==> design.v <==
module reflex_core (
    input wire clk,                   
    input wire rst_n,                 
    input wire signed [15:0] z_pos,   
    input wire signed [15:0] z_vel,   
    input wire signed [15:0] kp_gain,
    input wire signed [15:0] kd_gain,
    input wire signed [15:0] vel_threshold,  
    output reg signed [15:0] u_out,   
    output reg guardian_active        
);
    reg signed [31:0] p_term;
    reg signed [31:0] d_term;
    reg signed [31:0] raw_sum;
    localparam signed [15:0] MAX_OUT = 16'd2000;   
    localparam signed [15:0] MIN_OUT = -16'd2000;  
    always @(posedge clk or negedge rst_n) begin
        if (!rst_n) begin
            u_out <= 16'd0;
            guardian_active <= 1'b0;
            p_term <= 32'd0;
            d_term <= 32'd0;
        end else begin
            if (($signed(z_vel) > $signed(vel_threshold)) || 
                ($signed(z_vel) < -$signed(vel_threshold))) begin
                guardian_active <= 1'b1;
                d_term <= z_vel * (kd_gain <<< 1); 
            end else begin
                guardian_active <= 1'b0;
                d_term <= z_vel * kd_gain;
            end
            p_term <= z_pos * kp_gain;  
            raw_sum = -(p_term + d_term); 
            if (raw_sum > MAX_OUT) 
                u_out <= MAX_OUT;
            else if (raw_sum < MIN_OUT) 
                u_out <= MIN_OUT;
            else
                u_out <= raw_sum[15:0];  
        end
    end
endmodule
==> run.sh <==
#!/bin/bash
# the make line also repeats each setting of config.mk as NAME=value (left out here)
make -C /OpenROAD-flow-scripts/flow DESIGN_CONFIG=/design/flow/config.mk WORK_HOME=/design/flow/orfs CLKGATE_MAP_FILE= finish
==> config.mk <==
export PLATFORM = sky130hd
export DESIGN_NAME = reflex_core
export DESIGN_NICKNAME = reflex_core
export VERILOG_FILES = /design/flow/design.v
export SDC_FILE = /design/flow/constraint.sdc
export NUM_CORES = 4
export LEC_CHECK = 0
export ABC_AREA = 0
export CAP_MARGIN = 20
export CORE_ASPECT_RATIO = 0.92
export CORE_MARGIN = 2
export CORE_UTILIZATION = 72
export CTS_CLUSTER_DIAMETER = 233
export CTS_CLUSTER_SIZE = 51
export HOLD_SLACK_MARGIN = -0.09
export MAX_ROUTING_LAYER = met4
export MIN_ROUTING_LAYER = met1
export PLACE_DENSITY_LB_ADDON = 0.02
export SETUP_SLACK_MARGIN = -0.39
export SLEW_MARGIN = 20
==> constraint.sdc <==
create_clock -name core_clock -period 6.3 [get_ports {clk}]
set_input_delay 1.2600 -clock core_clock [delete_from_list [all_inputs] [get_ports {clk}]]
set_output_delay 1.2600 -clock core_clock [all_outputs]
set_load 0.01 [all_outputs]
==> results of run 1 <==
## through the flow
stage | setup TNS, ns | utilization (%)
finish | -12.27 | 88.1
global route | -16.15 | 88.1
CTS | -8.14 | 87.0
detailed placement | -42.98 | 84.5
global placement | -34.83 | 84.5
floorplan | -5.62 | -
## routing by layer
metal | share of wire (%) | wire length [um] | vias up | global-route usage [%]
met5 | 0 | 0 | - | -
met4 | 6.1 | 4910 | 0 | 20.0
met3 | 9.3 | 7490 | 505 | 7.83
met2 | 49 | 39500 | 1532 | 72.4
met1 | 36 | 28600 | 11300 | 52.3
li1 | - | - | 9513 | -
## what timing repair did
item | CTS | global route
cloned | 7 | 1
buffers inserted | 49 | 14
gates resized | 348 | 203
pin swaps | 113 | 128
setup endpoints to repair | 32 | 30
## final cells by class
cell class | count | area share (%)
Antenna cell | 1 | 0.00802
Clock buffer | 9 | 0.722
Clock inverter | 7 | 0.285
Inverter | 699 | 8.42
Multi-Input combinational cell | 2008 | 70.1
Sequential cell | 81 | 6.49
Tap cell | 476 | 1.91
Timing Repair Buffer | 449 | 12.0
==> changes_impl.md, run 1 <==
### Changed

* Layout overhead on the synthesized area at 20.6%
* Most common cell in the synthesized netlist: inv_1
* Clock transition at path regs at 0.08 ns
* Worst Setup SP: z_vel[6]
* Fillers at 1,636
* # setup viols final at 31
* Syn Area/Cell at around 9 um^2
* Core area at 0.0354 mm^2
* Tally of OpenROAD warnings at 29
* Post-synth ARST share at ~100%
* Comb gate area at 0.0219 mm^2
* FF+latch area at just over 0.002 mm^2
* IO buf count at just under 100
* Post-DP HPWL at 59,900 um
* Hold/Removal Path Class: register to register
* Simple Share, Synth at 15.0%
* Worst-Margin Slew at around 0.9 ns
* Reg-to-Reg End: u_out[2]
* Synth logic family: adder cells
* Wire per inst at about 22 um
* Vias at between 20,000 and 25,000
* Worst Hold Margin at 0.784 ns
* Design area at around 0.031 mm^2
* 1st-iter DRT viols at about 2,500
* #FFs+latches synth at around 81
* Commonest flop: dfrtp_1
* Number of placed I/O pins at approximately 99
* Congestion Overflow GR at 0
* Die height at about 190 um
* Placed instance area at approximately 0.030 mm^2
* GP Congestion at 0.931
* Relative slew slack at about 41%
* Buf/Inv on CP at 8
* CTS max path bufs at 2
* Worst reg2reg startpoint: d_term[1]
* Setup WS post-layout at -0.757 ns
* Rows at 66
* CTS H-tree lvls at 3
* Xor+xnor area frac at under 10%
* RSZ-0062 raised after global routing: true
* Place WS at -1.54 ns
* GRT Util Overall at between 40% and 50%
* Register share after synthesis at under 10%
* Crit share post-route at 112%
* Crit path largest cell delay at roughly 0.56 ns
* CTS Buf Count at 9
* Cell type with the largest total area: fa_1
* Clk ins delay skew pair at roughly 0.36 ns
* Antenna violations before repair at 1
* Hold_sp: d_term[0]
* Clk root buf: clkbuf_16
* Slowest stage cell on the critical path: fa_2
* Setup CP Type: primary input to register
* Final wirelength at ~80,000 um
* Final Non-Filler Cells at roughly 3,700
* Critical path arrival at between 7 and 8 ns
* FF-to-FF path depth at 15
* SO Viols: setup timing
* Max Fclk at 142 MHz
* Synth mux share at less than 1%
* Global-route wire length before repair at around 120,000 um
* Final #Nets at just over 4,000
* Top area cell types: fa_1, ha_1, inv_1
* Number of global-route vias before repair at between 20,000 and 25,000
* Via-to-Cell Ratio at just over 6
* CP Capture Type: register
* Synthesized Nets at 3,733
* Largest net degree at the start of global routing at 82
* CTS tree: done
* Yosys Warn Count at 1
* Post-DRT Antenna Nets at 0
* Floorplan core density at 73.1%
* Worst Setup EP: d_term[31]
* Placed Instances at 3,692
* Drt pass-1 iters at 8
* Max-capacitance violation count at 0
* Pins Over Slew Limit at 0
* Final Hold Viols at 0
* Clk sinks at between 80 and 90
* Outcome: finished with violations
* Syn Std Cell Area at 0.0259 mm^2
* Hold Path Depth at 3
* Clock Skews at ~0.017 ns
* Chip area at 0.0375 mm^2
* DR DRC count at 0
* CP max FO at 12
* Area leader share at 40.6%
* Worst Hold Endpoint: u_out[0]
* Post-Synthesis Cells at between 2,000 and 3,000
* Post-synth cell types at 79
* Min cycle time layout at approximately 7.1 ns
* AO/OA Area Share at between 8 and 9%
* Crit path DRT at 6.54 ns
* Cts hold-fix bufs at 0
* Startpoint Class: primary input
* WP depth at 26
* Setup slack, reg-to-reg at 1.21 ns
* Yosys cell count at ~2,900
* Yosys chip area at between 0.02 and 0.03 mm^2
* Commonest cells in the netlist: inv_1, fa_1, nand2_1, ha_1, and2_1
* EDFF count, synth at 0
* Top delay family on crit path: adder cells
* Die Wd at about 200 um
* Fa+ha+maj area frac at between 50% and 60%
==> run 2, diff against run 1 <==
ABC_AREA = 1   (was 0)
CELL_PAD_IN_SITES_GLOBAL_PLACEMENT = 2   (was default)
CORE_ASPECT_RATIO = default   (was 0.92)
CORE_UTILIZATION = 19   (was 72)
CTS_CLUSTER_DIAMETER = 244   (was 233)
CTS_CLUSTER_SIZE = 21   (was 51)
GPL_ROUTABILITY_DRIVEN = 1   (was default)
GPL_TIMING_DRIVEN = 1   (was default)
HOLD_SLACK_MARGIN = 0.13   (was -0.09)
MAX_ROUTING_LAYER = default   (was met4)
MIN_ROUTING_LAYER = met2   (was met1)
PLACE_DENSITY = 0.64   (was default)
PLACE_DENSITY_LB_ADDON = default   (was 0.02)
SETUP_SLACK_MARGIN = 0.71   (was -0.39)
TNS_END_PERCENT = 45   (was default)
==> run 2 against run 1 <==
- still fails the layout checks on setup timing
- sequential share of layout area decreased by 1.4 points
- area after synthesis increased by 6.0%
- non-clock buffer count increased by 254
- clock skew decreased by 0.0093 ns
- global-route usage decreased by 25 points
- cell area increased by 27%
- die size increased to 3.9 times the previous value
- critical path type unchanged
- highest routed layer is now met5
==> changes_impl.md, run 2 <==
### Changed

* Core area at 0.143 mm^2 (+310%)
* Clk sinks at 81 (unchanged)
* Cell type with the largest total area: fa_1
* 1st-iter DRT viols at 2,909 (+15%)
* Outcome: finished with violations
* Clock transition at path regs at 0.06 ns (-0.02 ns)
* Final wirelength at 87,400 um (+8.6%)
* Top delay family on crit path: adder cells
* Worst-Margin Slew at 0.752 ns (-0.132 ns)
* AO/OA Area Share at 3.84% (-4.6 points)
* Hold Path Depth at 4 (+1)
* Hold/Removal Path Class: register to register
* WP depth at 24 (-7.7%)
* IO buf count at 98 (unchanged)
* Clk root buf: clkbuf_16
* FF-to-FF path depth at 19 (+4)
* Post-synth cell types at 43 (-46%)
* Commonest cells in the netlist: inv_1, nand2_1, fa_1, ha_1, clkbuf_1
* Area leader share at 38.3% (-2.3 points)
* Layout overhead on the synthesized area at 44.1%
* Layout Utilization at 27.6% (-61 points)
* CP max FO at 5 (-7)
* Wire per inst at 14.2 um (-34%)
* CTS Buf Count at 9 (unchanged)
* Clock Skews at 0.00769 ns (-0.00933 ns)
* Register share after synthesis at 7.39% (-0.44 points)
* Relative slew slack at 49.9% (+9.3 points)
* Number of placed I/O pins at 99 (unchanged)
* #FFs+latches synth at 81 (unchanged)
* Commonest flop: dfrtp_1
* Most common cell in the synthesized netlist: inv_1
* Yosys Warn Count at 1 (unchanged)
* CP Capture Type: register
* Startpoint Class: primary input
* Place WS at -1.18 ns (+0.364 ns)
* Fa+ha+maj area frac at 50.0% (-3.0 points)
* Hold_sp: p_term[0]
* Global-route wire length before repair at 140,000 um (+14%)
* Max Fclk at 158 MHz (+11%)
* Via-to-Cell Ratio at 5.31 (-13%)
* CTS tree: done
* Number of global-route vias before repair at 39,100 (+57%)
* Syn Std Cell Area at 0.0274 mm^2 (+6.0%)
* Reg-to-Reg End: u_out[1]
* SO Viols: setup timing
* Final Hold Viols at 0 (unchanged)
* GRT Util Overall at 18.2% (-25 points)
* Rows at 139 (+110%)
* Setup WS post-layout at -0.0309 ns (+0.726 ns)
* Post-DP HPWL at 71,000 um (+19%)
* Crit path DRT at 6.53 ns (about the same)
* Max-capacitance violation count at 0 (unchanged)
* Xor+xnor area frac at 3.16% (-0.45 points)
* Clk ins delay skew pair at 0.36 ns (about the same)
* Antenna violations before repair at 0 (-1)
* Min cycle time layout at 6.33 ns (-0.726 ns)
* Largest net degree at the start of global routing at 61 (-26%)
* Yosys cell count at 3,640 (+27%)
* Chip area at 0.147 mm^2 (+290%)
* Synthesized Nets at 4,504 (+21%)
* DR DRC count at 0 (unchanged)
* Post-DRT Antenna Nets at 0 (unchanged)
* Buf/Inv on CP at 10 (+2)
* Floorplan core density at 19.1% (-54 points)
* Worst-path cell chain: buf_12 -> buf_12 -> buf_6 -> nand2_4 -> inv_2 -> fa_2 -> buf_4 -> fa_2 -> buf_6 -> buf_6 -> fa_2 -> fa_1 -> inv_1 -> fa_1 -> fa_1 -> inv_1 -> ha_1 -> inv_1 -> nor3_4 -> nor3b_4 -> nand3_1 -> nand2_2 -> xor2_2 -> o21ai_1
* Worst Setup SP: z_vel[15]
* Crit path largest cell delay at 0.60 ns (+0.04 ns)
* Synth logic family: adder cells
* CTS H-tree lvls at 3 (unchanged)
* Die height at 384 um (+110%)
* Final #Nets at 5,093 (+24%)
* Worst Hold Endpoint: u_out[0]
* Crit share post-route at 100% (-12 points)
* Yosys chip area at 0.0274 mm^2 (+6.0%)
* Die Wd at 384 um (+90%)
* Critical path arrival at 6.56 ns (-0.73 ns)
* Worst reg2reg startpoint: d_term[1]
* GP Congestion at 0.820 (-12%)
* Setup slack, reg-to-reg at 2.72 ns (+1.51 ns)
* Post-synth ARST share at 100% (unchanged)
* Vias at 32,600 (+43%)
* Setup CP Type: primary input to register
* Drt pass-1 iters at 8 (unchanged)
* Congestion Overflow GR at 0 (unchanged)
* Simple Share, Synth at 19.1% (+4.0 points)
* CTS max path bufs at 2 (unchanged)
* Pins Over Slew Limit at 0 (unchanged)
* # setup viols final at 3 (-90%)
* Post-Synthesis Cells at 3,640 (+27%)
* EDFF count, synth at 0 (unchanged)
* Tally of OpenROAD warnings at 29 (unchanged)
* Synth mux share at 0% (-0.75 points)
* Syn Area/Cell at 7.54 um^2 (-16%)
* Slowest stage cell on the critical path: fa_2
* RSZ-0062 raised after global routing: true
* Top area cell types: fa_1, inv_1, nand2_1
* Worst Hold Margin at 0.786 ns (+0.00218 ns)
* Worst Setup EP: d_term[31]
-- run 2: stage by stage --
| stage | area [um^2] | std cells | TNS, ns |
|---|---|---|---|
| floorplan | 28600 | 3640 | -0.0514 |
| global placement | 34300 | 5896 | -28.83 |
| detailed placement | 34300 | 5896 | -28.03 |
| CTS | 38200 | 6104 | -0.00974 |
| global route | 39500 | 6136 | -2.94 |
| finish | 39500 | 6138 | -0.0359 |
-- run 2: layer usage --
| metal | vias to the layer above | global-route usage, % | wire, um |
|---|---|---|---|
| met5 | - | 1.49 | 276 |
| li1 | 11600 | - | - |
| met1 | 12800 | - | 0 |
| met2 | 7899 | 21.2 | 47000 |
| met3 | 357 | 26.9 | 37600 |
| met4 | 13 | 0.871 | 2480 |
-- run 2: layout make-up --
type | count | area [um^2]
diodes | 2 | 5.00
clock buffers | 9 | 225
clock inverters | 6 | 73.8
fillers | 15600 | 104000
inverters | 1080 | 4070
multi-input cells | 2354 | 23500
flip-flops and latches | 81 | 2030
well taps | 1903 | 2380
repair buffers | 703 | 7240
-- run 2: what timing repair did --
action | CTS | global route
endpoints found under the setup margin | 48 | 55
pin swaps | 357 | 247
setup buffers | 178 | 32
endpoints found under the hold margin | 0 | 0
gates cloned | 15 | 0
resized | 790 | 279
hold buffers | 0 | 0
==> run 3, diff against run 2 <==
ABC_AREA = 0   (was 1)
CELL_PAD_IN_SITES_GLOBAL_PLACEMENT = default   (was 2)
CORE_ASPECT_RATIO = 0.92   (was default)
CORE_UTILIZATION = 72   (was 19)
CTS_CLUSTER_DIAMETER = 233   (was 244)
CTS_CLUSTER_SIZE = 51   (was 21)
GPL_ROUTABILITY_DRIVEN = default   (was 1)
GPL_TIMING_DRIVEN = default   (was 1)
HOLD_SLACK_MARGIN = -0.09   (was 0.13)
MAX_ROUTING_LAYER = met4   (was default)
MIN_ROUTING_LAYER = met1   (was met2)
PLACE_DENSITY = default   (was 0.64)
PLACE_DENSITY_LB_ADDON = 0.29   (was default)
SETUP_SLACK_MARGIN = 0.85   (was 0.71)
TNS_END_PERCENT = default   (was 45)
clock period = 6.71 ns   (was 6.3 ns; I/O delays follow)
==> run 3 against run 2 <==
- the run now fails in global routing
- synthesized cell count decreased by 21%
- die size decreased by 75%
- area after synthesis decreased by 5.7%
==> changes_impl.md, run 3 <==
## Flow update

* CTS H-tree lvls at 3 (unchanged)
* IO buf count at 98 (unchanged)
* Post-synth ARST share at 100% (unchanged)
* Stopping stage: global routing
* Stop err: [ERROR GRT-0232] Routing congestion too high. Check the congestion heatmap in the GUI.
* Congestion Overflow GR at 15
* Syn Area/Cell at 9.02 um^2 (+20%)
* Rows at 66 (-53%)
* Most common cell in the synthesized netlist: inv_1
* Chip area at 0.0375 mm^2 (-75%)
* Place WS at -1.17 ns (+0.0109 ns)
* Number of placed I/O pins at 99 (unchanged)
* Area leader share at 40.6% (+2.3 points)
* Commonest flop: dfrtp_1
* Clk sinks at 81 (unchanged)
* Post-DP HPWL at 57,700 um (-19%)
* Xor+xnor area frac at 3.61% (+0.45 points)
* Floorplan core density at 73.1% (+54 points)
* Placed Instances at 3,680 (-38%)
* EDFF count, synth at 0 (unchanged)
* Yosys chip area at 0.0259 mm^2 (-5.7%)
* Synth mux share at 0.754% (+0.75 points)
* GRT Util Overall at roughly 70%
* Simple Share, Synth at 15.0% (-4.0 points)
* Cell type with the largest total area: fa_1
* Post-synth cell types at 79 (+84%)
* Die Wd at 202 um (-47%)
* CTS max path bufs at 2 (unchanged)
* Register share after synthesis at 7.83% (+0.44 points)
* Syn Std Cell Area at 0.0259 mm^2 (-5.7%)
* Outcome: stopped before the end
* Yosys cell count at 2,869 (-21%)
* GP Congestion at 0.942 (+15%)
* Fa+ha+maj area frac at 53.0% (+3.0 points)
* Synth logic family: adder cells
* AO/OA Area Share at 8.41% (+4.6 points)
* Clk root buf: clkbuf_16
* CTS Buf Count at 9 (unchanged)
* Yosys Warn Count at 1 (unchanged)
* Top area cell types: fa_1, ha_1, inv_1
* Post-Synthesis Cells at 2,869 (-21%)
* Synthesized Nets at 3,733 (-17%)
* Core area at 0.0354 mm^2 (-75%)
* #FFs+latches synth at 81 (unchanged)
* Commonest cells in the netlist: inv_1, fa_1, nand2_1, ha_1, and2_1
* Die height at 186 um (-52%)
## run 3: per-stage QoR
stage	hold slack [ns]	cell area [um^2]	TNS [ns]	util [%]
3_3_place_gp	0.740	30300	-18.75	85.4
3_5_place_dp	0.786	30300	-24.13	85.4
2_1_floorplan	0.676	26800	-0.682	-
4_1_cts	0.798	32600	-1.27	92.1
## run 3: routing by layer
layer / GRT overflow / global-route usage, %
met5: - / -
met4: 7 / 71.6
met3: 0 / 43.8
met2: 8 / 92.9
met1: 0 / 67.5
## run 3: repair_timing
item,CTS
gates cloned,14
hold buffers,0
pin swaps,242
gates resized,533
buffers inserted,110
setup endpoints to repair,46
==> run 4, diff against run 3 <==
CTS_CLUSTER_SIZE = 13   (was 51)
PLACE_DENSITY_LB_ADDON = 0.22   (was 0.29)
SETUP_SLACK_MARGIN = 0.75   (was 0.85)
clock period = 6.38 ns   (was 6.71 ns; I/O delays follow)
==> run 4 against run 3 <==
- now fails the layout checks on setup timing
- die size is the same
- area after synthesis unchanged
- synthesized cell count stayed put
==> changes_impl.md, run 4 <==
### Changed

* Min cycle time layout at around 8.2 ns
* Top area cell types: fa_1, ha_1, inv_1
* Floorplan core density at 73.1% (unchanged)
* # setup viols final at 41
* Clock Skews at around 0.014 ns
* Outcome: finished with violations
* Core area at 0.0354 mm^2 (unchanged)
* Via-to-Cell Ratio at between 7 and 8
* Max Fclk at approximately 120 MHz
* Crit path DRT at around 6.7 ns
* Final wirelength at ~120,000 um
* Layout Utilization at 95.0%
* Xor+xnor area frac at 3.61% (unchanged)
* Post-synth cell types at 79 (unchanged)
* Yosys Warn Count at 1 (unchanged)
* Relative slew slack at a little over a quarter
* FF-to-FF path depth at 15
* Synth mux share at 0.754% (unchanged)
* Cell type with the largest total area: fa_1
* Commonest cells in the netlist: inv_1, fa_1, nand2_1, ha_1, and2_1
* Syn Std Cell Area at 0.0259 mm^2 (unchanged)
* DR DRC count at 0
* Setup CP Type: primary input to register
* Register share after synthesis at 7.83% (unchanged)
* Chip area at 0.0375 mm^2 (unchanged)
* AO/OA Area Share at 8.41% (unchanged)
* Die height at 186 um (unchanged)
* Final #Nets at around 4,200
* GP Congestion at 0.956 (+1.5%)
* Yosys chip area at 0.0259 mm^2 (unchanged)
* SO Viols: setup timing
* Post-Synthesis Cells at 2,869 (unchanged)
* Cts hold-fix bufs at 0 (unchanged)
* GRT Util Overall at between 40% and 50%
* Post-DRT Antenna Nets at 0
* Tally of OpenROAD warnings at 29
* Rows at 66 (unchanged)
* Antenna violations before repair at 7
* #FFs+latches synth at 81 (unchanged)
* Final Non-Filler Cells at between 3,000 and 4,000
* CTS max path bufs at 2 (unchanged)
* Drt pass-1 iters at 22
* Area leader share at 40.6% (unchanged)
* Crit share post-route at 129%
* Number of global-route vias before repair at 26,700
* Worst Hold Endpoint: u_out[0]
* Worst Setup SP: kd_gain[4]
* RSZ-0062 raised after global routing: true
* Largest net degree at the start of global routing at a little over 80
* CTS H-tree lvls at 3 (unchanged)
* Syn Area/Cell at 9.02 um^2 (unchanged)
* Setup WS post-layout at -1.83 ns
* Slowest stage cell on the critical path: fa_1
* Worst-Margin Slew at about 1.1 ns
* Hold Path Depth at 3
* Vias at roughly 29,000
* Top delay family on crit path: adder cells
* Post-DP HPWL at 57,900 um (+0.24%)
* IO buf count at 98 (unchanged)
* 1st-iter DRT viols at 5,822
* Setup slack, reg-to-reg at 0.86 ns
* Congestion Overflow GR at 0
* Startpoint Class: primary input
* Pins Over Slew Limit at 0
* Clk root buf: clkbuf_16
* Buf/Inv on CP at 14
* Critical path arrival at ~8.5 ns
* Placed Instances at 3,696 (+0.43%)
* Crit path largest cell delay at ~0.80 ns
* CTS Buf Count at 9 (unchanged)
* Max-capacitance violation count at 0
* Clk ins delay skew pair at 0.38 ns
* WP depth at 29
* Yosys cell count at 2,869 (unchanged)
* Global-route wire length before repair at around 140,000 um
* Clock transition at path regs at roughly 0.07 ns
* Synthesized Nets at 3,733 (unchanged)
* Hold/Removal Path Class: register to register
* Simple Share, Synth at 15.0% (unchanged)
* Most common cell in the synthesized netlist: inv_1
* Place WS at -1.40 ns (-0.233 ns)
* Final Hold Viols at 0
* Die Wd at 202 um (unchanged)
* Post-synth ARST share at 100% (unchanged)
* Hold_sp: p_term[0]
* CP max FO at 5
* Worst Setup EP: d_term[30]
* EDFF count, synth at 0 (unchanged)
* Fa+ha+maj area frac at 53.0% (unchanged)
* Synth logic family: adder cells
* Layout overhead on the synthesized area at 30.1%
* CP Capture Type: register
* CTS tree: done
* Commonest flop: dfrtp_1
* Worst reg2reg startpoint: d_term[1]
* Clk sinks at 81 (unchanged)
* Number of placed I/O pins at 99 (unchanged)
* Wire per inst at around 32 um
* Reg-to-Reg End: u_out[4]
* Worst Hold Margin at roughly 0.86 ns
-- run 4: through the flow --
step                      cell area [um^2]  setup TNS, ns
after floorplan                      26800          -2.65
after global placement               30400         -27.54
after detailed placement             30400         -33.76
after CTS                            32500          -5.81
after global routing                 33700         -46.39
final                                33700         -40.87
-- run 4: cell type report --
cell class / instances / area (um^2)
multi-input combinational: 2008 / 22700
timing repair buffer: 573 / 5380
inverter: 699 / 2630
sequential: 81 / 2030
fill: 947 / 1760
tap: 476 / 596
clock buffer: 11 / 243
clock inverter: 5 / 87.6
antenna: 13 / 32.5
-- run 4: routing by layer --
metal	global-route usage [%]	wire length, um	share of wire [%]
met5	-	0	0
met4	30.2	18300	15
met3	12.9	21100	17
met2	81.4	50100	41
met1	54.6	33500	27
-- run 4: repair_timing --
action	in CTS	in global routing
buffers inserted	81	41
resized	511	239
cloned	19	0
pin swaps	205	136
setup endpoints to repair	46	45
endpoints found under the hold margin	0	0
==> run 5, diff against run 4 <==
ABC_AREA = 1   (was 0)
CORE_ASPECT_RATIO = default   (was 0.92)
CORE_UTILIZATION = 68   (was 72)
CTS_CLUSTER_DIAMETER = 360   (was 233)
CTS_CLUSTER_SIZE = 99   (was 13)
HOLD_SLACK_MARGIN = default   (was -0.09)
MAX_ROUTING_LAYER = default   (was met4)
MIN_ROUTING_LAYER = default   (was met1)
PLACE_DENSITY = 0.86   (was default)
PLACE_DENSITY_LB_ADDON = default   (was 0.22)
SETUP_SLACK_MARGIN = default   (was 0.75)
TNS_END_PERCENT = 5   (was default)
clock period = 4.32 ns   (was 6.38 ns; I/O delays follow)
==> run 5 against run 4 <==
- the run now fails in global routing
- area after synthesis up 6.0%
- die size up 12%
- synthesized cell count up 27%
==> changes_impl.md, run 5 <==
## Flow update

* Post-synth cell types at 43 (-46%)
* Most common cell in the synthesized netlist: inv_1
* Rows at 73 (+11%)
* Placed instance area at 0.0320 mm^2 (+5.3%)
* Area leader share at 38.3% (-2.3 points)
* Post-synth ARST share at 100% (unchanged)
* Stop err: [ERROR GRT-0232] Routing congestion too high. Check the congestion heatmap in the GUI.
* Die height at 205 um (+10%)
* IO buf count at 98 (unchanged)
* EDFF count, synth at 0 (unchanged)
* #FFs+latches synth at 81 (unchanged)
* Top area cell types: fa_1, inv_1, nand2_1
* Post-DP HPWL at 63,800 um (+10%)
* Syn Std Cell Area at 0.0274 mm^2 (+6.0%)
* Xor+xnor area frac at 3.16% (-0.45 points)
* Die Wd at 205 um (+1.6%)
* Number of placed I/O pins at 99 (unchanged)
* Floorplan core density at 68.9% (-4.2 points)
* Fa+ha+maj area frac at 50.0% (-3.0 points)
* Core area at 0.0398 mm^2 (+12%)
* Cts hold-fix bufs at 0 (unchanged)
* Register share after synthesis at 7.39% (-0.44 points)
* GRT Util Overall at 76.2%
* CTS Buf Count at 9 (unchanged)
* Congestion Overflow GR at ~200
* Cell type with the largest total area: fa_1
* CTS max path bufs at 2 (unchanged)
* CTS H-tree lvls at 3 (unchanged)
* Chip area at 0.0420 mm^2 (+12%)
* Outcome: stopped before the end
* AO/OA Area Share at 3.84% (-4.6 points)
* Simple Share, Synth at 19.1% (+4.0 points)
* Yosys Warn Count at 1 (unchanged)
* Synth logic family: adder cells
* Yosys cell count at 3,640 (+27%)
* Commonest cells in the netlist: inv_1, nand2_1, fa_1, ha_1, clkbuf_1
* Commonest flop: dfrtp_1
* Post-Synthesis Cells at 3,640 (+27%)
* Syn Area/Cell at 7.54 um^2 (-16%)
* Stopping stage: global routing
* Synth mux share at 0% (-0.75 points)
* GP Congestion at 0.950 (-0.65%)
* Placed Instances at 4,530 (+23%)
* Synthesized Nets at 4,504 (+21%)
* Yosys chip area at 0.0274 mm^2 (+6.0%)
* Clk root buf: clkbuf_16
* Clk sinks at 81 (unchanged)
## run 5: layer usage
metal / global-route usage [%] / GRT overflow
met5: 38.7 / 0
met1: 74.0 / 8
met3: 64.4 / 8
met2: 91.4 / 112
met4: 76.3 / 67
## run 5: metrics by stage
step / setup slack (ns) / util [%] / hold slack [ns]
3_5_place_dp: -2.55 / 80.3 / 0.756
4_1_cts: -1.90 / 85.2 / 0.710
2_1_floorplan: -1.61 / - / 0.568
3_3_place_gp: -2.48 / 80.3 / 0.719
## run 5: what timing repair did
| item | in CTS |
|---|---|
| cloned | 5 |
| pin swaps | 158 |
| resized | 411 |
| buffers inserted | 71 |
| endpoints found under the setup margin | 53 |
==> run 6, diff against run 5 <==
ABC_AREA = default   (was 1)
CORE_UTILIZATION = 71   (was 68)
CTS_CLUSTER_DIAMETER = default   (was 360)
CTS_CLUSTER_SIZE = 34   (was 99)
PLACE_DENSITY = 0.37   (was 0.86)
SETUP_SLACK_MARGIN = -0.48   (was default)
TNS_END_PERCENT = default   (was 5)
clock period = 6.38 ns   (was 4.32 ns; I/O delays follow)
==> run 6 against run 5 <==
- now fails the layout checks on setup timing
- synthesized cell count shrank 21%
- area after synthesis down 5.7%
- die size shrank 9.5%
==> changes_impl.md, run 6 <==
### Changed

* Final Hold Viols at 0
* Pins Over Slew Limit at 0
* Final #Nets at between 4,000 and 5,000
* Number of placed I/O pins at 99 (unchanged)
* Final Non-Filler Cells at between 3,000 and 4,000
* Synth mux share at 0.754% (+0.75 points)
* 1st-iter DRT viols at around 2,100
* Hold/Removal Path Class: register to register
* Worst reg2reg startpoint: p_term[1]
* Critical path arrival at approximately 7.4 ns
* #FFs+latches synth at 81 (unchanged)
* Most common cell in the synthesized netlist: inv_1
* Wire per inst at about 20 um
* Die height at 195 um (-4.9%)
* Cell type with the largest total area: fa_1
* Setup WS post-layout at -0.746 ns
* Max Fclk at roughly 140 MHz
* Commonest flop: dfrtp_1
* Buf/Inv on CP at 6
* GP Congestion at 0.936 (-1.4%)
* SO Viols: setup timing
* Fa+ha+maj area frac at 53.0% (+3.0 points)
* Number of global-route vias before repair at ~24,000
* CTS tree: done
* Most common cell on crit path: fa_1
* Vias at 22,100
* IO buf count at 98 (unchanged)
* Rows at 69 (-5.5%)
* Chip area at 0.0380 mm^2 (-9.5%)
* Core area at 0.0357 mm^2 (-10%)
* Synthesized Nets at 3,733 (-17%)
* Crit path DRT at 6.62 ns
* Worst-path cell chain: buf_6 -> nand2_2 -> inv_2 -> fa_2 -> buf_4 -> fa_2 -> fa_1 -> fa_1 -> fa_1 -> inv_1 -> fa_1 -> inv_1 -> ha_4 -> and3_4 -> nand3_1 -> inv_2 -> o211ai_1 -> a311oi_2 -> a21o_1 -> a21oi_2 -> xnor2_2 -> mux2_4
* Crit share post-route at 112%
* Max-capacitance violation count at 0
* Outcome: finished with violations
* Min cycle time layout at about 7 ns
* Post-DRT Antenna Nets at 0
* Area leader share at 40.6% (+2.3 points)
* Reg-to-Reg End: u_out[4]
* CP max FO at 16
* Congestion Overflow GR at 0
* Tally of OpenROAD warnings at 31
* Register share after synthesis at 7.83% (+0.44 points)
* Yosys chip area at 0.0259 mm^2 (-5.7%)
* CP Capture Type: register
* FF-to-FF path depth at 15
* Via-to-Cell Ratio at approximately 6.0
* Synth logic family: adder cells
* GRT Util Overall at about two fifths
* Worst Hold Endpoint: u_out[0]
* Global-route wire length before repair at approximately 120,000 um
* Placed Instances at 3,685 (-19%)
* Hold Path Depth at 3
* Clock transition at path regs at ~0.070 ns
* EDFF count, synth at 0 (unchanged)
* Post-synth ARST share at 100% (unchanged)
* Top delay family on crit path: adder cells
* # setup viols final at 30
* Commonest cells in the netlist: inv_1, fa_1, nand2_1, ha_1, and2_1
* Antenna violations before repair at 1
* Syn Area/Cell at 9.02 um^2 (+20%)
* Clock Skews at just under 0.009 ns
* Startpoint Class: primary input
* CTS max path bufs at 2 (unchanged)
* CTS Buf Count at 9 (unchanged)
* DR DRC count at 0
* Syn Std Cell Area at 0.0259 mm^2 (-5.7%)
* RSZ-0062 raised after global routing: true
* Hold_sp: d_term[0]
* Fin Setup TNS at -11.18 ns
* Yosys Warn Count at 1 (unchanged)
* Cts hold-fix bufs at 0 (unchanged)
* Largest net degree at the start of global routing at around 82
* Post-DP HPWL at 59,700 um (-6.5%)
* Floorplan core density at 72.4% (+3.5 points)
* Final wirelength at between 70,000 and 80,000 um
* Diode count at 0
* AO/OA Area Share at 8.41% (+4.6 points)
* Clk sinks at 81 (unchanged)
* Post-synth cell types at 79 (+84%)
* Worst Setup SP: kd_gain[1]
* Setup CP Type: primary input to register
* Worst-Margin Slew at about 0.79 ns
* Worst Setup EP: d_term[29]
* WP depth at 22
* Simple Share, Synth at 15.0% (-4.0 points)
* Relative slew slack at between 40 and 50%
* Xor+xnor area frac at 3.61% (+0.45 points)
* Drt pass-1 iters at 6
* Die Wd at 195 um (-4.9%)
* CTS H-tree lvls at 3 (unchanged)
* Clk root buf: clkbuf_16
* Crit path largest cell delay at approximately 0.65 ns
* Post-Synthesis Cells at 2,869 (-21%)
* Layout overhead on the synthesized area at 19.0%
* Yosys cell count at 2,869 (-21%)
* Top area cell types: fa_1, ha_1, inv_1
* Clk ins delay skew pair at about 0.35 ns
* Setup slack, reg-to-reg at roughly 1.6 ns
* Slowest stage cell on the critical path: fa_2
[run 6: layout make-up]
| cell class | instances | area (um^2) |
|---|---|---|
| inverter | 699 | 2630 |
| tap | 461 | 577 |
| multi-input combinational | 2008 | 21700 |
| sequential | 81 | 2030 |
| timing repair buffer | 436 | 3560 |
| clock buffer | 10 | 229 |
| clock inverter | 5 | 81.3 |
| fill | 1799 | 4950 |
[run 6: per-layer routing]
metal | track usage (%) | vias up | part of all wire (%)
met5 | 0 | - | 0
met4 | 17.9 | 0 | 5.5
met3 | 5.24 | 378 | 7.6
met2 | 68.8 | 1246 | 51
met1 | 48.9 | 11000 | 36
li1 | - | 9467 | -
[run 6: metrics by stage]
step                area (um^2)  hold slack [ns]  worst slack (ns)  util, %
floorplan                 26100            0.676            -0.495        -
global placement          30000            0.738             -1.33     83.8
detailed placement        30000            0.774             -1.47     83.8
CTS                       30500            0.803            -0.495     85.2
global route              30800            0.845            -0.842     86.1
finish                    30800            0.818            -0.746     86.1
[run 6: repair_timing]
action	CTS	global route
resized	279	168
pin swaps	90	84
endpoints found under the setup margin	28	26
setup buffers	29	9
cloned	1	1
==> run 7, diff against run 6 <==
ABC_AREA = 1   (was default)
CELL_PAD_IN_SITES_GLOBAL_PLACEMENT = 2   (was default)
CORE_UTILIZATION = 19   (was 71)
CTS_CLUSTER_DIAMETER = 244   (was default)
CTS_CLUSTER_SIZE = 21   (was 34)
GPL_ROUTABILITY_DRIVEN = 1   (was default)
GPL_TIMING_DRIVEN = 0   (was default)
HOLD_SLACK_MARGIN = 0.13   (was default)
MIN_ROUTING_LAYER = met2   (was default)
PLACE_DENSITY = 0.64   (was 0.37)
SETUP_SLACK_MARGIN = 0.71   (was -0.48)
TNS_END_PERCENT = 45   (was default)
clock period = 9.42 ns   (was 6.38 ns; I/O delays follow)
==> run 7 against run 6 <==
- sequential share of layout area barely moved
- critical path depth fell by 4
- core utilization fell by 65 points
- area after synthesis rose by 6.0%
- the run now finishes clean
- register-to-register slack improved by 4.3 ns
==> changes_impl.md, run 7 <==
### Changed

* Outcome: timing/DRC/antenna clean
* Post-synth ARST share at 100% (unchanged)
* Most common cell in the synthesized netlist: inv_1
* Largest net degree at the start of global routing at 61 (-26%)
* CTS tree: done
* Global-route wire length before repair at 137,000 um (+16%)
* Hold Path Depth at 4 (+1)
* # setup viols final at 0 (-100%)
* Critical path arrival at 8.65 ns (+1.28 ns)
* Yosys Warn Count at 1 (unchanged)
* Commonest cells in the netlist: inv_1, nand2_1, fa_1, ha_1, clkbuf_1
* CTS max path bufs at 2 (unchanged)
* Post-Synthesis Cells at 3,640 (+27%)
* Vias at 30,000 (+36%)
* Crit path largest cell delay at 0.72 ns (+0.07 ns)
* Congestion Overflow GR at 0 (unchanged)
* Buf/Inv on CP at 3 (-3)
* Layout overhead on the synthesized area at 12.3%
* WP depth at 18 (-18%)
* Min cycle time layout at between 8 and 9 ns
* Clock Skews at 0.0235 ns (+0.0147 ns)
* Simple Share, Synth at 19.1% (+4.0 points)
* Setup WS post-layout at 1.03 ns (+1.78 ns)
* IO buf count at 57 (-42%)
* Clk ins delay skew pair at 0.38 ns (+0.03 ns)
* Setup CP Type: primary input to register
* Hold/Removal Path Class: register to register
* Fa+ha+maj area frac at 50.0% (-3.0 points)
* #FFs+latches synth at 81 (unchanged)
* Die Wd at 384 um (+97%)
* Synth mux share at 0% (-0.75 points)
* CTS Buf Count at 9 (unchanged)
* Setup slack, reg-to-reg at 5.91 ns (+4.31 ns)
* Via-to-Cell Ratio at 5.34 (-10%)
* Synth logic family: adder cells
* Final #Nets at 4,573 (+12%)
* Slowest stage cell on the critical path: fa_2
* Post-DP HPWL at 75,300 um (+26%)
* Post-synth cell types at 43 (-46%)
* Hold_sp: p_term[0]
* Number of placed I/O pins at 99 (unchanged)
* Core area at 0.143 mm^2 (+300%)
* DR DRC count at 0 (unchanged)
* Cts hold-fix bufs at 0 (unchanged)
* Area leader share at 38.3% (-2.3 points)
* Floorplan core density at 19.1% (-53 points)
* Worst Setup EP: p_term[28]
* Clock transition at path regs at 0.08 ns (about the same)
* Worst Setup SP: kp_gain[4]
* Tally of OpenROAD warnings at 26 (-16%)
* Syn Area/Cell at 7.54 um^2 (-16%)
* RSZ-0062 raised after global routing: false
* AO/OA Area Share at 3.84% (-4.6 points)
* Worst-path cell chain: clkbuf_1 -> clkbuf_1 -> nand2_1 -> fa_1 -> inv_1 -> fa_2 -> fa_1 -> fa_1 -> fa_1 -> fa_1 -> ha_1 -> nand2_1 -> nor4_1 -> nand2_1 -> o211ai_1 -> a21o_1 -> a21oi_1 -> xor2_1
* Syn Std Cell Area at 0.0274 mm^2 (+6.0%)
* FF-to-FF path depth at 18 (+3)
* Rows at 139 (+100%)
* Yosys chip area at 0.0274 mm^2 (+6.0%)
* Wire per inst at 15.6 um (-23%)
* Die height at 384 um (+97%)
* Crit share post-route at 89.0% (-23 points)
* Worst-Margin Slew at 0.840 ns (+0.0508 ns)
* Clk sinks at 81 (unchanged)
* Place WS at -0.0140 ns (+1.46 ns)
* Drt pass-1 iters at 7 (+1)
* Pins Over Slew Limit at 0 (unchanged)
* Yosys cell count at 3,640 (+27%)
* GRT Util Overall at 18.4% (-21 points)
* Startpoint Class: primary input
* Clk root buf: clkbuf_16
* CP max FO at 10 (-6)
* Register share after synthesis at 7.39% (-0.44 points)
* CTS H-tree lvls at 3 (unchanged)
* Cell type with the largest total area: fa_1
* GP Congestion at 0.866 (-7.5%)
* Chip area at 0.147 mm^2 (+290%)
* Top area cell types: fa_1, inv_1, nand2_1
* Top delay family on crit path: adder cells
* Fin Setup TNS at 0 ns (+11.18 ns)
* Xor+xnor area frac at 3.16% (-0.45 points)
* Crit path DRT at 9.68 ns (+3.06 ns)
* Antenna violations before repair at 1 (unchanged)
* CP Capture Type: register
* Most common cell on crit path: fa_1
* Layout Utilization at 21.5% (-65 points)
* Synthesized Nets at 4,504 (+21%)
* Max-capacitance violation count at 0 (unchanged)
* Relative slew slack at 44.0% (-3.4 points)
* Post-DRT Antenna Nets at 0 (unchanged)
* 1st-iter DRT viols at 2,987 (+39%)
* Max Fclk at 119 MHz
* Worst Hold Endpoint: u_out[0]
* Post-CTS Setup Bufs at 0 (-100%)
* Worst reg2reg startpoint: d_term[1]
* Fillers at 16,300 (+810%)
* Number of global-route vias before repair at 36,000 (+47%)
* EDFF count, synth at 0 (unchanged)
* Reg-to-Reg End: u_out[4]
* Commonest flop: dfrtp_1
* Final Hold Viols at 0 (unchanged)
* Final wirelength at 87,600 um (+17%)
[run 7: timing repair]
action | in CTS | in global routing
setup endpoints to repair | 8 | 17
resized | 20 | 41
pin swaps | 0 | 0
[run 7: area by class of cell]
type	instances	area, um^2	area share, %
Multi-Input combinational cell	2354	20900	67.8
Inverter	1080	4050	13.2
Tap cell	1903	2380	7.73
Sequential cell	81	2030	6.58
Timing Repair Buffer	58	608	1.97
Buffer	125	526	1.71
Clock buffer	9	225	0.731
Clock inverter	7	78.8	0.256
Antenna cell	3	7.51	0.0244
[run 7: per-stage QoR]
step	instances	instance area (um^2)	hold WS, ns
CTS	5617	30700	0.895
global placement	5600	30400	0.868
floorplan	3640	27400	0.638
finish	5620	30800	0.869
global route	5618	30800	0.929
detailed placement	5601	30400	0.867
[run 7: metal layers]
metal / routed length, um / up-vias / global-route usage [%]
met2: 45800 / 7421 / 21.1
met5: 1070 / - / 4.71
met4: 2790 / 32 / 1.19
li1: - / 10500 / -
met3: 37900 / 348 / 27.0
met1: 0 / 11700 / -
==> run 8, diff against run 7 <==
ABC_AREA = 0   (was 1)
CELL_PAD_IN_SITES_GLOBAL_PLACEMENT = default   (was 2)
CORE_ASPECT_RATIO = 1.78   (was default)
CORE_UTILIZATION = 72   (was 19)
CTS_CLUSTER_DIAMETER = 233   (was 244)
CTS_CLUSTER_SIZE = default   (was 21)
GPL_ROUTABILITY_DRIVEN = default   (was 1)
GPL_TIMING_DRIVEN = default   (was 0)
HOLD_SLACK_MARGIN = 0.15   (was 0.13)
MAX_ROUTING_LAYER = met4   (was default)
MIN_ROUTING_LAYER = met1   (was met2)
PLACE_DENSITY = default   (was 0.64)
PLACE_DENSITY_LB_ADDON = 0.0   (was default)
SETUP_SLACK_MARGIN = -0.39   (was 0.71)
TNS_END_PERCENT = default   (was 45)
clock period = 3.13 ns   (was 9.42 ns; I/O delays follow)
==> run 8 against run 7 <==
- the run now fails in global routing
- die size decreased by 75%
- area after synthesis decreased by 5.7%
- synthesized cell count decreased by 21%
==> changes_impl.md, run 8 <==
## Flow update

* CTS Buf Count at 9 (unchanged)
* Syn Area/Cell at 9.02 um^2 (+20%)
* Clk root buf: clkbuf_16
* Yosys cell count at 2,869 (-21%)
* Place WS at -4.01 ns (-4.00 ns)
* Rows at 92 (-34%)
* Cts hold-fix bufs at 0 (unchanged)
* Syn Std Cell Area at 0.0259 mm^2 (-5.7%)
* Cell type with the largest total area: fa_1
* Commonest flop: dfrtp_1
* Stopping stage: global routing
* Post-Synthesis Cells at 2,869 (-21%)
* IO buf count at 98 (+72%)
* GP Congestion at 0.984 (+14%)
* Fa+ha+maj area frac at 53.0% (+3.0 points)
* Register share after synthesis at 7.83% (+0.44 points)
* Most common cell in the synthesized netlist: inv_1
* GRT Util Overall at 85.5%
* Congestion Overflow GR at 370
* Number of placed I/O pins at 99 (unchanged)
* Chip area at 0.0375 mm^2 (-75%)
* Top area cell types: fa_1, ha_1, inv_1
* #FFs+latches synth at 81 (unchanged)
* Die height at 257 um (-33%)
* CTS H-tree lvls at 3 (unchanged)
* Stop err: [ERROR GRT-0116] Global routing finished with congestion. Check the congestion regions in the DRC Viewer.
* Yosys Warn Count at 1 (unchanged)
* Xor+xnor area frac at 3.61% (+0.45 points)
* EDFF count, synth at 0 (unchanged)
* Outcome: stopped before the end
* CTS max path bufs at 2 (unchanged)
* Post-synth cell types at 79 (+84%)
* Synth mux share at 0.754% (+0.75 points)
* Synth logic family: adder cells
* Clk sinks at 81 (unchanged)
* Floorplan core density at 73.0% (+54 points)
* Simple Share, Synth at 15.0% (-4.0 points)
* Area leader share at 40.6% (+2.3 points)
* Commonest cells in the netlist: inv_1, fa_1, nand2_1, ha_1, and2_1
* Synthesized Nets at 3,733 (-17%)
* AO/OA Area Share at 8.41% (+4.6 points)
* Yosys chip area at 0.0259 mm^2 (-5.7%)
* Core area at 0.0355 mm^2 (-75%)
* Post-synth ARST share at 100% (unchanged)
* Post-DP HPWL at 70,100 um (-7.0%)
* Die Wd at 146 um (-62%)
run 8: per-stage QoR:
stage	area [um^2]	utilization [%]	setup TNS, ns	hold WS [ns]	cells
3_5_place_dp	31800	89.8	-198.33	0.759	3856
4_1_cts	33900	95.6	-141.27	0.465	3941
3_3_place_gp	31800	89.8	-186.06	0.732	3856
2_1_floorplan	27100	-	-119.57	0.330	2869
run 8: metal layers:
metal / global-route usage, % / GRT overflow
met5: - / -
met4: 90.9 / 135
met3: 71.2 / 4
met2: 99.7 / 224
met1: 79.8 / 7
run 8: timing repair:
item,CTS
pin swaps,254
endpoints found under the setup margin,77
cloned,4
setup buffers,98
resized,612
==> run 9, diff against run 8 <==
CELL_PAD_IN_SITES_DETAIL_PLACEMENT = 1   (was default)
CORE_MARGIN = 10   (was 2)
CORE_UTILIZATION = 34   (was 72)
GPL_ROUTABILITY_DRIVEN = 0   (was default)
MAX_ROUTING_LAYER = met5   (was met4)
MIN_ROUTING_LAYER = met2   (was met1)
PLACE_DENSITY_LB_ADDON = 0.11   (was 0.0)
SLEW_MARGIN = 10   (was 20)
clock period = 7.92 ns   (was 3.13 ns; I/O delays follow)
==> run 9 against run 8 <==
- now fails the layout checks on setup timing
- area after synthesis did not move
- synthesized cell count did not move
- die size rose by 130%
==> changes_impl.md, run 9 <==
### Changed

* Die height at 388 um (+51%)
* Critical path arrival at 8.23 ns
* Layout overhead on the synthesized area at 18.2%
* Hold Path Depth at 3
* Setup slack, reg-to-reg at between 2 and 3 ns
* Vias at 27,800
* Top area cell types: fa_1, ha_1, inv_1
* Yosys cell count at 2,869 (unchanged)
* Most common cell on crit path: fa_1
* Antenna violations before repair at 0
* Die Wd at 227 um (+55%)
* CTS H-tree lvls at 3 (unchanged)
* Min cycle time layout at roughly 8 ns
* Simple Share, Synth at 15.0% (unchanged)
* Rows at 135 (+47%)
* SO Viols: setup timing
* Worst-Margin Slew at between 0.9 and 1 ns
* Max-capacitance violation count at 0
* GRT busiest layer: met2
* Floorplan core density at 34.1% (-39 points)
* Slowest stage cell on the critical path: fa_1
* Met2 Usage GRT at a little under two fifths
* FF-to-FF path depth at 15
* Final #Nets at slightly above 4,000
* Via-to-Cell Ratio at roughly 6.7
* Pins Over Slew Limit at 0
* Worst Setup EP: d_term[29]
* Yosys chip area at 0.0259 mm^2 (unchanged)
* Wire per inst at roughly 19 um
* Comb gate area at 0.0209 mm^2
* Fa+ha+maj area frac at 53.0% (unchanged)
* Reg-to-Reg End: u_out[4]
* Post-synth ARST share at 100% (unchanged)
* Top delay family on crit path: adder cells
* Relative slew slack at between 30 and 40%
* AO/OA Area Share at 8.41% (unchanged)
* CTS Buf Count at 9 (unchanged)
* Global-route wire length before repair at 126,000 um
* GRT Util Overall at between 20 and 30%
* Clk root buf: clkbuf_16
* Drt pass-1 iters at 6
* Placed instance area at 0.0302 mm^2 (-5.1%)
* Largest net degree at the start of global routing at approximately 80
* EDFF count, synth at 0 (unchanged)
* Synth logic family: adder cells
* Worst Hold Margin at around 0.75 ns
* Yosys Warn Count at 1 (unchanged)
* Design area at 0.0306 mm^2
* Buf/Inv on CP at 6
* Register share after synthesis at 7.83% (unchanged)
* IO buf count at 98 (unchanged)
* Hold_sp: d_term[0]
* CP max FO at 10
* DR DRC count at 0
* Most common cell in the synthesized netlist: inv_1
* Chip area at 0.0880 mm^2 (+130%)
* Crit path largest cell delay at ~0.57 ns
* Post-DRT Antenna Nets at 0
* Final Non-Filler Cells at 4,143
* Syn Std Cell Area at 0.0259 mm^2 (unchanged)
* FF+latch area at between 0.002 and 0.0025 mm^2
* Cts hold-fix bufs at 0 (unchanged)
* Synth mux share at 0.754% (unchanged)
* Fillers at 8,837
* Post-Synthesis Cells at 2,869 (unchanged)
* Clock Skews at 0.0155 ns
* Commonest flop: dfrtp_1
* Core area at 0.0758 mm^2 (+110%)
* CP Capture Type: register
* Hold/Removal Path Class: register to register
* Number of global-route vias before repair at between 30,000 and 40,000
* Final wirelength at around 77,000 um
* Commonest cells in the netlist: inv_1, fa_1, nand2_1, ha_1, and2_1
* Clk ins delay skew pair at roughly 0.37 ns
* Clock transition at path regs at 0.07 ns
* Crit share post-route at 101%
* Cell type with the largest total area: fa_1
* Xor+xnor area frac at 3.61% (unchanged)
* Met3 GRT Util at a little under 30%
* Area leader share at 40.6% (unchanged)
* # setup viols final at 5
* 1st-iter DRT viols at 4,000
* Worst-path cell chain: clkdlybuf4s50_1 -> buf_4 -> buf_12 -> and2_1 -> fa_1 -> fa_1 -> fa_1 -> fa_1 -> fa_1 -> inv_1 -> fa_1 -> inv_1 -> ha_1 -> a21oi_1 -> o21ai_0 -> a221o_1 -> a21oi_1 -> a311oi_1 -> buf_4 -> a21o_1 -> a21oi_1 -> xnor2_1 -> mux2_2
* Global-route track usage on met1 at 0%
* Congestion Overflow GR at 0
* Crit path DRT at between 8 and 9 ns
* Clk sinks at 81 (unchanged)
* #FFs+latches synth at 81 (unchanged)
* Outcome: finished with violations
* Worst Setup SP: z_vel[7]
* Setup WS post-layout at -0.0536 ns
* Synthesized Nets at 3,733 (unchanged)
* WP depth at 23
* Number of placed I/O pins at 99 (unchanged)
* Max Fclk at approximately 130 MHz
* Final Hold Viols at 0
* CTS tree: done
* Syn Area/Cell at 9.02 um^2 (unchanged)
* Post-synth cell types at 79 (unchanged)
* Setup CP Type: primary input to register
* CTS max path bufs at 2 (unchanged)
* Worst Hold Endpoint: u_out[0]
* Placed Instances at 4,124 (+7.0%)
* Post-DP HPWL at 67,600 um (-3.5%)
* Worst reg2reg startpoint: d_term[1]
* Tally of OpenROAD warnings at 26
* Startpoint Class: primary input
run 9: final cells by class:
type                    count  area share (%)
inverters                 699            8.58
well taps                 959            3.92
multi-input cells        2008            68.4
flip-flops and latches     81            6.63
repair buffers            379            11.4
clock buffers              10           0.781
diodes                      1         0.00818
clock inverters             6           0.213
run 9: repair_timing:
| action | CTS | global route |
|---|---|---|
| hold endpoints to repair | 0 | 0 |
| setup endpoints to repair | 0 | 6 |
| buffers inserted | 0 | 1 |
| gates resized | 0 | 3 |
run 9: stage by stage:
| step | TNS, ns | setup WS [ns] | util, % |
|---|---|---|---|
| final | -0.149 | -0.0536 | 40.3 |
| after global routing | -3.23 | -0.360 | 40.3 |
| after CTS | -0.553 | -0.187 | 40.3 |
| after detailed placement | -5.40 | -0.543 | 39.9 |
| after global placement | -3.71 | -0.409 | 39.9 |
| after floorplan | 0 | 0.342 | - |
run 9: metal layers:
layer / vias up / wire length [um] / part of all wire [%]
met2: 7389 / 47600 / 62
met3: 588 / 23800 / 31
met1: 10500 / 0 / 0
met5: - / 0 / 0
met4: 0 / 5660 / 7.3
li1: 9323 / - / -
==> run 10, diff against run 9 <==
ABC_AREA = default   (was 0)
CELL_PAD_IN_SITES_DETAIL_PLACEMENT = default   (was 1)
CORE_ASPECT_RATIO = default   (was 1.78)
CORE_MARGIN = 2   (was 10)
CORE_UTILIZATION = 70   (was 34)
CTS_CLUSTER_DIAMETER = 272   (was 233)
CTS_CLUSTER_SIZE = 54   (was default)
GPL_ROUTABILITY_DRIVEN = default   (was 0)
GPL_TIMING_DRIVEN = 1   (was default)
HOLD_SLACK_MARGIN = default   (was 0.15)
MAX_ROUTING_LAYER = met4   (was met5)
MIN_ROUTING_LAYER = default   (was met2)
PLACE_DENSITY_LB_ADDON = 0.29   (was 0.11)
SETUP_SLACK_MARGIN = 0.5   (was -0.39)
SLEW_MARGIN = 20   (was 10)
TNS_END_PERCENT = 30   (was default)
clock period = 9.18 ns   (was 7.92 ns; I/O delays follow)
==> run 10 against run 9 <==
- now clean on timing, DRC and antenna
- die size decreased by 56%
- via count decreased by 29%
- sequential share of layout area increased by 0.67 points
- core utilization increased by 36 points
- worst hold slack got worse by 0.0088 ns
- cell area decreased by 9.2%
- clock skew decreased by 0.0032 ns
- setup slack improved by 0.78 ns
- highest routed layer unchanged
==> changes_impl.md, run 10 <==
### Changed

* Outcome: timing/DRC/antenna clean
* Reg-to-Reg End: u_out[4]
* Diode count at 0 (-1)
* Worst-path cell chain: clkdlybuf4s50_1 -> nand2_1 -> fa_1 -> inv_1 -> fa_1 -> inv_1 -> fa_1 -> inv_1 -> fa_1 -> fa_1 -> inv_1 -> fa_1 -> inv_1 -> ha_1 -> a2111oi_0 -> a21oi_1 -> a41o_1 -> a221oi_1 -> a21oi_1 -> a311o_1
* Startpoint Class: primary input
* Tally of OpenROAD warnings at 27 (+3.8%)
* Syn Area/Cell at 9.02 um^2 (unchanged)
* CP Capture Type: register
* Register share after synthesis at 7.83% (unchanged)
* Top area cell types: fa_1, ha_1, inv_1
* Yosys Warn Count at 1 (unchanged)
* Pins Over Slew Limit at 0 (unchanged)
* Relative slew slack at 48.3% (+9.1 points)
* CTS Buf Count at 9 (unchanged)
* Crit share post-route at 92.1% (-8.6 points)
* Min cycle time layout at around 8.5 ns
* Layout overhead on the synthesized area at 7.31%
* Hold/Removal Path Class: register to register
* Xor+xnor area frac at 3.61% (unchanged)
* Hold_sp: d_term[0]
* Via-to-Cell Ratio at 5.76 (-14%)
* Final #Nets at 3,803 (-5.9%)
* Commonest cells in the netlist: inv_1, fa_1, nand2_1, ha_1, and2_1
* Cell type with the largest total area: fa_1
* Post-DRT Antenna Nets at 0 (unchanged)
* Number of global-route vias before repair at 21,100 (-39%)
* CTS H-tree lvls at 3 (unchanged)
* Clk root buf: clkbuf_16
* Die height at 196 um (-49%)
* Crit path largest cell delay at 0.93 ns (+0.36 ns)
* Setup CP Type: primary input to register
* Fillers at 2,570 (-71%)
* Design area at 0.0278 mm^2 (-9.2%)
* Fin Setup TNS at 0 ns (+0.149 ns)
* Area leader share at 40.6% (unchanged)
* Layout Utilization at 76.0% (+36 points)
* DR DRC count at 0 (unchanged)
* EDFF count, synth at 0 (unchanged)
* Synthesized Nets at 3,733 (unchanged)
* Max Fclk at between 100 and 150 MHz
* Synth mux share at 0.754% (unchanged)
* Post-synth cell types at 79 (unchanged)
* Worst-Margin Slew at 0.773 ns (-0.131 ns)
* Top delay family on crit path: adder cells
* Syn Std Cell Area at 0.0259 mm^2 (unchanged)
* 1st-iter DRT viols at 1,370 (-66%)
* Yosys chip area at 0.0259 mm^2 (unchanged)
* Critical path arrival at 8.69 ns (+0.46 ns)
* Post-synth ARST share at 100% (unchanged)
* Yosys cell count at 2,869 (unchanged)
* Setup slack, reg-to-reg at 4.37 ns (+1.65 ns)
* Floorplan core density at 70.9% (+37 points)
* Clk sinks at 81 (unchanged)
* IO buf count at 98 (unchanged)
* Vias at 19,700 (-29%)
* Final Hold Viols at 0 (unchanged)
* Commonest flop: dfrtp_1
* Antenna violations before repair at 0 (unchanged)
* Rows at 70 (-48%)
* Post-Synthesis Cells at 2,869 (unchanged)
* Congestion Overflow GR at 0 (unchanged)
* Fa+ha+maj area frac at 53.0% (unchanged)
* Wire per inst at 17.3 um (-6.9%)
* Worst Hold Endpoint: u_out[0]
* CTS tree: done
* Worst Setup SP: kp_gain[1]
* Final wirelength at 59,100 um (-23%)
* Die Wd at 196 um (-13%)
* Most common cell on crit path: fa_1
* Simple Share, Synth at 15.0% (unchanged)
* Largest net degree at the start of global routing at 82 (unchanged)
* Number of placed I/O pins at 99 (unchanged)
* Slowest stage cell on the critical path: clkdlybuf4s50_1
* RSZ-0062 raised after global routing: true
* Hold Path Depth at 3 (unchanged)
* Clk ins delay skew pair at 0.36 ns (about the same)
* Core area at 0.0365 mm^2 (-52%)
* GP Congestion at 0.975
* Post-DP HPWL at 50,600 um (-25%)
* FF-to-FF path depth at 15 (unchanged)
* # setup viols final at 0 (-5)
* Worst Setup EP: p_term[30]
* Chip area at 0.0385 mm^2 (-56%)
* Worst reg2reg startpoint: p_term[1]
* CTS max path bufs at 2 (unchanged)
* Most common cell in the synthesized netlist: inv_1
* Buf/Inv on CP at 6 (unchanged)
* Clock Skews at 0.0122 ns (-0.00322 ns)
* Drt pass-1 iters at 6 (unchanged)
* Max-capacitance violation count at 0 (unchanged)
* AO/OA Area Share at 8.41% (unchanged)
* WP depth at 20 (-13%)
* CP max FO at 16 (+6)
* Clock transition at path regs at 0.07 ns (about the same)
* Placed instance area at 0.0274 mm^2 (-9.2%)
* #FFs+latches synth at 81 (unchanged)
* GRT Util Overall at 33.4% (+6.3 points)
* Global-route wire length before repair at 100,000 um (-20%)
* Crit path DRT at 9.42 ns (+1.25 ns)
* Synth logic family: adder cells
[run 10: area by class of cell]
type	instances	area, um^2	area share [%]
multi-input combinational	2008	20900	75.3
inverter	699	2620	9.45
sequential	81	2030	7.30
timing repair buffer	140	1300	4.67
tap	468	586	2.11
clock buffer	10	239	0.861
clock inverter	6	73.8	0.266
[run 10: metal layers]
layer	vias up	track usage, %	routed length (um)
li1	8902	-	-
met1	9810	43.1	23900
met2	804	55.7	29500
met3	145	4.71	4080
met4	0	8.98	1550
met5	-	-	0
[run 10: repair_timing]
item                                    in CTS  in global routing
endpoints found under the setup margin       0                  6
hold buffers                                 0                  0
resized                                      0                  1
buffers inserted                             0                  0
[run 10: stage by stage]
step                setup slack, ns  hold slack (ns)  instances
floorplan                      1.35            0.676       2869
global placement              0.528            0.740       3396
detailed placement            0.414            0.718       3396
CTS                           0.766            0.742       3412
global route                  0.435            0.804       3412
finish                        0.725            0.740       3412
